job 8244:
// mul
module mul(
    input  wire        clk,
    input  wire        rst,
    input  wire [63:0] lm,
    input  wire [63:0] rm,
    input  wire [1:0]  Data_type,
    output reg  [19:0] mul_out
);
wire is_8;
wire is_exp4;
wire is_ternary;
assign is_8 = Data_type==2'b11 || Data_type==2'b00; 
assign lm_is_int8 = Data_type==2'b11;
assign is_exp4 = Data_type==2'b10;
assign is_ternary = Data_type==2'b01;
wire [8:0] lms_0;
wire [8:0] lms_1;
wire [8:0] lms_2;
wire [8:0] lms_3;
wire [8:0] lms_4;
wire [8:0] lms_5;
wire [8:0] lms_6;
wire [8:0] lms_7;
wire [7:0] rm8_0;
wire [7:0] rm8_1;
wire [7:0] rm8_2;
wire [7:0] rm8_3;
wire [7:0] rm8_4;
wire [7:0] rm8_5;
wire [7:0] rm8_6;
wire [7:0] rm8_7;
wire [16:0] mul_int8_0;
wire [16:0] mul_int8_1;
wire [16:0] mul_int8_2;
wire [16:0] mul_int8_3;
wire [16:0] mul_int8_4;
wire [16:0] mul_int8_5;
wire [16:0] mul_int8_6;
wire [16:0] mul_int8_7;
  ...
export LEC_CHECK = 0
export CAP_MARGIN = 20
export CELL_PAD_IN_SITES_DETAIL_PLACEMENT = 0
export CELL_PAD_IN_SITES_GLOBAL_PLACEMENT = 2
export CORE_ASPECT_RATIO = 0.59
export CORE_MARGIN = 2
export CORE_UTILIZATION = 48
export CTS_CLUSTER_DIAMETER = 297
export GPL_ROUTABILITY_DRIVEN = 1
export MAX_ROUTING_LAYER = met5
export PLACE_DENSITY_LB_ADDON = 0.14
export SETUP_SLACK_MARGIN = 1.44
export SLEW_MARGIN = 30
export TNS_END_PERCENT = 15
create_clock -name core_clock -period 6.69 [get_ports {clk}]
run.sh (not shown) runs the stock make flow with config.mk's settings and CLKGATE_MAP_FILE=.
Looking at the reports, job 8244 completed the entire flow and the layout it produced met the timing, DRC and antenna checks.
Setup changes, job 8244 to job 2624
- clearing CORE_ASPECT_RATIO, which used to be 0.59
- swapping 30 for 20 in SLEW_MARGIN
- clearing CTS_CLUSTER_DIAMETER, which used to be 297
- clearing SETUP_SLACK_MARGIN, which used to be 1.44
- swapping 48 for 66 in CORE_UTILIZATION
- clearing TNS_END_PERCENT, which used to be 15
- clearing GPL_ROUTABILITY_DRIVEN, which used to be 1
- clearing MAX_ROUTING_LAYER, which used to be met5
- clearing CELL_PAD_IN_SITES_DETAIL_PLACEMENT, which used to be 0
- clearing CELL_PAD_IN_SITES_GLOBAL_PLACEMENT, which used to be 2
- clearing PLACE_DENSITY_LB_ADDON, which used to be 0.14
- swapping 6.69 for 5.32 in the clock period (ns, I/O delays scaled along)
==> results <==
Where setup slack is concerned, job 8244 is better than job 2624. Run comparison: job 8244 highest metal layer with signal wires met4; job 2624 highest metal layer with signal wires met5. Clock group total power in job 2624 is about 27% higher than in job 8244. From job 8244 to job 2624 the numbers moved as follows: slack of the worst reg-to-reg path decreased by 2.16 ns relative to the old numbers; tally of clock buffers in the finished layout increased by 1 relative to the old numbers. Among job 2624 and job 8244, a clean, completed layout was produced by job 8244 alone. The count of filler cells inserted in the layout number comes out lower for job 2624 vs job 8244. Diff job 8244 -> job 2624 | worst hold slack | increase of 0.33 ns. Per the comparison of job 2624 with job 8244, latest clock arrival within the worst-skew pair went up by 0.02 ns, power dissipated by switching net loads higher.
The following lists how job 2139 was set up differently from job 2624:
- CORE_UTILIZATION: 66 -> 40
- the clock period (ns, I/O delays scaled along): 5.32 -> 6.26
Notes after the runs:
- Status for job 2139 and job 2624: clean finish in job 2139 only
- In job 2624 the implementation completed, yet the final layout does not meet the checks, the culprit being negative setup slack.
- For job 2139, the worst setup path endpoint was pp_reg[0][13], unlike job 2624, where it was mul_out[19].
- Job 2139 vs job 2624 on setup slack: job 2139 is the higher one.
- Going from job 2624 to job 2139, power moved down; clock-buffer cell count moved down.
- met4 as the highest metal layer used by the detailed router was reported by job 2139, and met5 by job 2624.

========
Starting RTL as in the previous note.
Settings: LEC_CHECK=0, CAP_MARGIN=20, CORE_ASPECT_RATIO=0.5, CORE_MARGIN=2, CORE_UTILIZATION=72, CTS_CLUSTER_DIAMETER=356, CTS_CLUSTER_SIZE=100, PLACE_DENSITY=0.36, SETUP_SLACK_MARGIN=-0.33, SLEW_MARGIN=20, TNS_END_PERCENT=10; clock period 3.32 ns.
The baseline did not get past 4_1_cts.
Then changed:
Settings changed: CORE_ASPECT_RATIO 0.5 to unset, CORE_UTILIZATION 72 to 57, CTS_CLUSTER_DIAMETER 356 to unset, CTS_CLUSTER_SIZE 100 to 35, PLACE_DENSITY 0.36 to unset, SETUP_SLACK_MARGIN -0.33 to unset, TNS_END_PERCENT 10 to unset.
Clock period 3.32 ns to 5.11 ns, I/O delays scaled along.
Outcome:
- Now the flow finished with negative setup slack left
- synthesized cell count does not change
- die size went up by a quarter to a third
- area after synthesis does not change
Then changed:
Settings changed: CORE_UTILIZATION 57 to 66, CTS_CLUSTER_SIZE 35 to unset, SETUP_SLACK_MARGIN set to -0.35.
The new run produced a layout that fails on negative setup slack.
First-iteration DRC count went up by about 30%.
Power is lower by 1.0%.
Die area fell by about 13%.
Routed wire length came out higher by 4.8%.
Clock skew is about the same.
Final area goes down by 5.6%.
Utilization is higher by 7.2 points.
Cell count came out lower by about 3.4%.
Global-route usage climbs by 8.8 points.
Sequential share of layout area came out higher by 0.30 points.
Via count climbs by about 4.7%.
Then changed:
Settings changed: CORE_UTILIZATION 66 to 40, SETUP_SLACK_MARGIN -0.35 to unset.
Clock period 5.11 ns to 6.5 ns, I/O delays scaled along.
Result: The changed run passed the timing, DRC and antenna checks. Clock skew came out higher by 0.0086 ns. Design area came out lower by 14%. Synthesized area stays the same. Clock power came out lower by 24%. Non-clock buffer count came out lower by 1037. Die area came out higher by 64%.

========
try-sierra:
Starting RTL as in the previous note.
==> flow/config.mk <==
export PLATFORM = sky130hd
export DESIGN_NAME = mul
export DESIGN_NICKNAME = mul
export VERILOG_FILES = /design/flow/design.v
export SDC_FILE = /design/flow/constraint.sdc
export NUM_CORES = 4
export LEC_CHECK = 0
export CAP_MARGIN = 20
export CORE_MARGIN = 2
export CORE_UTILIZATION = 67
export CTS_CLUSTER_DIAMETER = 356
export CTS_CLUSTER_SIZE = 100
export PLACE_DENSITY = 0.36
export SLEW_MARGIN = 20
export TNS_END_PERCENT = 10
==> flow/constraint.sdc <==
create_clock -name core_clock -period 3.32 [get_ports {clk}]
set_input_delay 0.6640 -clock core_clock [delete_from_list [all_inputs] [get_ports {clk}]]
set_output_delay 0.6640 -clock core_clock [all_outputs]
set_load 0.01 [all_outputs]
Run status, try-sierra: aborted in global routing (5_1_grt), error GRT-0232
Changes in try-yarrow relative to try-sierra:
- CTS_CLUSTER_SIZE no longer set, was 100
- PLACE_DENSITY no longer set, was 0.36
- CORE_UTILIZATION now 27, was 67
- CTS_CLUSTER_DIAMETER no longer set, was 356
- TNS_END_PERCENT no longer set, was 10
- the clock period (ns, I/O delays scaled along) now 10.2, was 3.32
==> results <==
Across try-sierra and try-yarrow, a clean result was obtained everywhere but in try-sierra. As the logs show, try-sierra stopped at global routing (5_1_grt) after a tool error, so it never reached the end of the flow. try-yarrow reports a lower number of setup buffers added after CTS than try-sierra does. try-yarrow — area of placed instances 18% lower, try-sierra as reference. Comparing try-sierra against try-yarrow, there is no change at all in number of sinks on the clock net. try-yarrow: height of the die 57% above try-sierra.
Here is what was changed in the inputs of try-garnet compared with try-yarrow.
- setting CTS_CLUSTER_SIZE to 39 for the first time
- changing CORE_UTILIZATION from 27 to 71
- setting PLACE_DENSITY to 0.65 for the first time
- changing the clock period (ns, I/O delays scaled along) from 10.2 to 5.32
==> results <==
Diff try-yarrow -> try-garnet: synthesized area level, chip area moved down. try-garnet vs. try-yarrow: area after detailed placement went up 7800 sq um, number of rows created at floorplan went down 58. try-garnet got as far as global routing (5_1_grt), where a tool error ended the run.

========
## run a
mul again, from the RTL that the note above started with.
export LEC_CHECK = 0
export CAP_MARGIN = 20
export CELL_PAD_IN_SITES_DETAIL_PLACEMENT = 1
export CELL_PAD_IN_SITES_GLOBAL_PLACEMENT = 2
export CORE_ASPECT_RATIO = 1.4
export CORE_MARGIN = 2
export CORE_UTILIZATION = 30
export CTS_CLUSTER_DIAMETER = 24
export CTS_CLUSTER_SIZE = 17
export GPL_ROUTABILITY_DRIVEN = 0
export PLACE_DENSITY_LB_ADDON = 0.12
export SLEW_MARGIN = 20
export TNS_END_PERCENT = 50
create_clock -name core_clock -period 8.69 [get_ports {clk}]
Run a was carried through to the last stage, and its layout satisfied the timing, DRC and antenna checks.
[inputs] run b vs run a
-- flow/config.mk --
<<< run a, line 8
export CAP_MARGIN = 20
export CELL_PAD_IN_SITES_DETAIL_PLACEMENT = 1
export CELL_PAD_IN_SITES_GLOBAL_PLACEMENT = 2
>>> run b, line 8
export CAP_MARGIN = 20
export CELL_PAD_IN_SITES_DETAIL_PLACEMENT = 0
export CELL_PAD_IN_SITES_GLOBAL_PLACEMENT = 2
<<< run a, line 12
export CORE_MARGIN = 2
export CORE_UTILIZATION = 30
export CTS_CLUSTER_DIAMETER = 24
export CTS_CLUSTER_SIZE = 17
>>> run b, line 12
export CORE_MARGIN = 2
export CORE_UTILIZATION = 51
export CTS_CLUSTER_DIAMETER = 337
export CTS_CLUSTER_SIZE = 17
==> flow/constraint.sdc <==
create_clock -name core_clock -period 5.44 [get_ports {clk}]
set_input_delay 1.0880 -clock core_clock [delete_from_list [all_inputs] [get_ports {clk}]]
set_output_delay 1.0880 -clock core_clock [all_outputs]
set_load 0.01 [all_outputs]
## What came out
NOTE: transition time of the tightest slew-check pin in run b falls short of that of run a
Relative to run a, power attributed to sequential cells has gone up in run b.
The lower non-clock buffer count came out of run a.
The insertion delay to the later sink of the worst-skew pair in run b sits 0.02 ns below the value recorded for run a.

========
rev 12:
mul again, from the RTL that the note above started with.
==> flow/config.mk <==
export PLATFORM = sky130hd
export DESIGN_NAME = mul
export DESIGN_NICKNAME = mul
export VERILOG_FILES = /design/flow/design.v
export SDC_FILE = /design/flow/constraint.sdc
export NUM_CORES = 4
export LEC_CHECK = 0
export CAP_MARGIN = 20
export CORE_MARGIN = 2
export CORE_UTILIZATION = 71
export CTS_CLUSTER_SIZE = 36
export PLACE_DENSITY = 0.65
export SLEW_MARGIN = 20
==> flow/constraint.sdc <==
create_clock -name core_clock -period 5.26 [get_ports {clk}]
set_input_delay 1.0520 -clock core_clock [delete_from_list [all_inputs] [get_ports {clk}]]
set_output_delay 1.0520 -clock core_clock [all_outputs]
set_load 0.01 [all_outputs]
As the logs show, rev 12 stopped at global routing (5_1_grt) after a tool error, so it never reached the end of the flow.
Inputs modified between rev 12 and rev 13:
- a deleted PLACE_DENSITY that had been 0.65
- a change of CORE_UTILIZATION from 71 to 57
- a change of CTS_CLUSTER_SIZE from 36 to 37
- a change of the clock period (ns, I/O delays scaled along) from 5.26 to 5.12
==> results <==
- Nothing crashed in rev 13 and all stages finished; the problem is that the final layout failed, the offending checks being setup timing.
- Rev 13 -> rev 12: area after synthesis flat
- NOTE: floorplan core area in rev 13 exceeds that of rev 12
- HPWL after detailed placement: rev 12 and rev 13 compared, lower one is rev 13
- Post-synthesis cell count: rev 12 vs rev 13 identical
- For row count, dividing the value from rev 12 by the value from rev 13 gives 0.893.
- Rev 13: number of cells in the design after placement is about 4.3% higher than what rev 12 reported.
Power figures rest on the tool's default switching activity, not on a simulated workload.
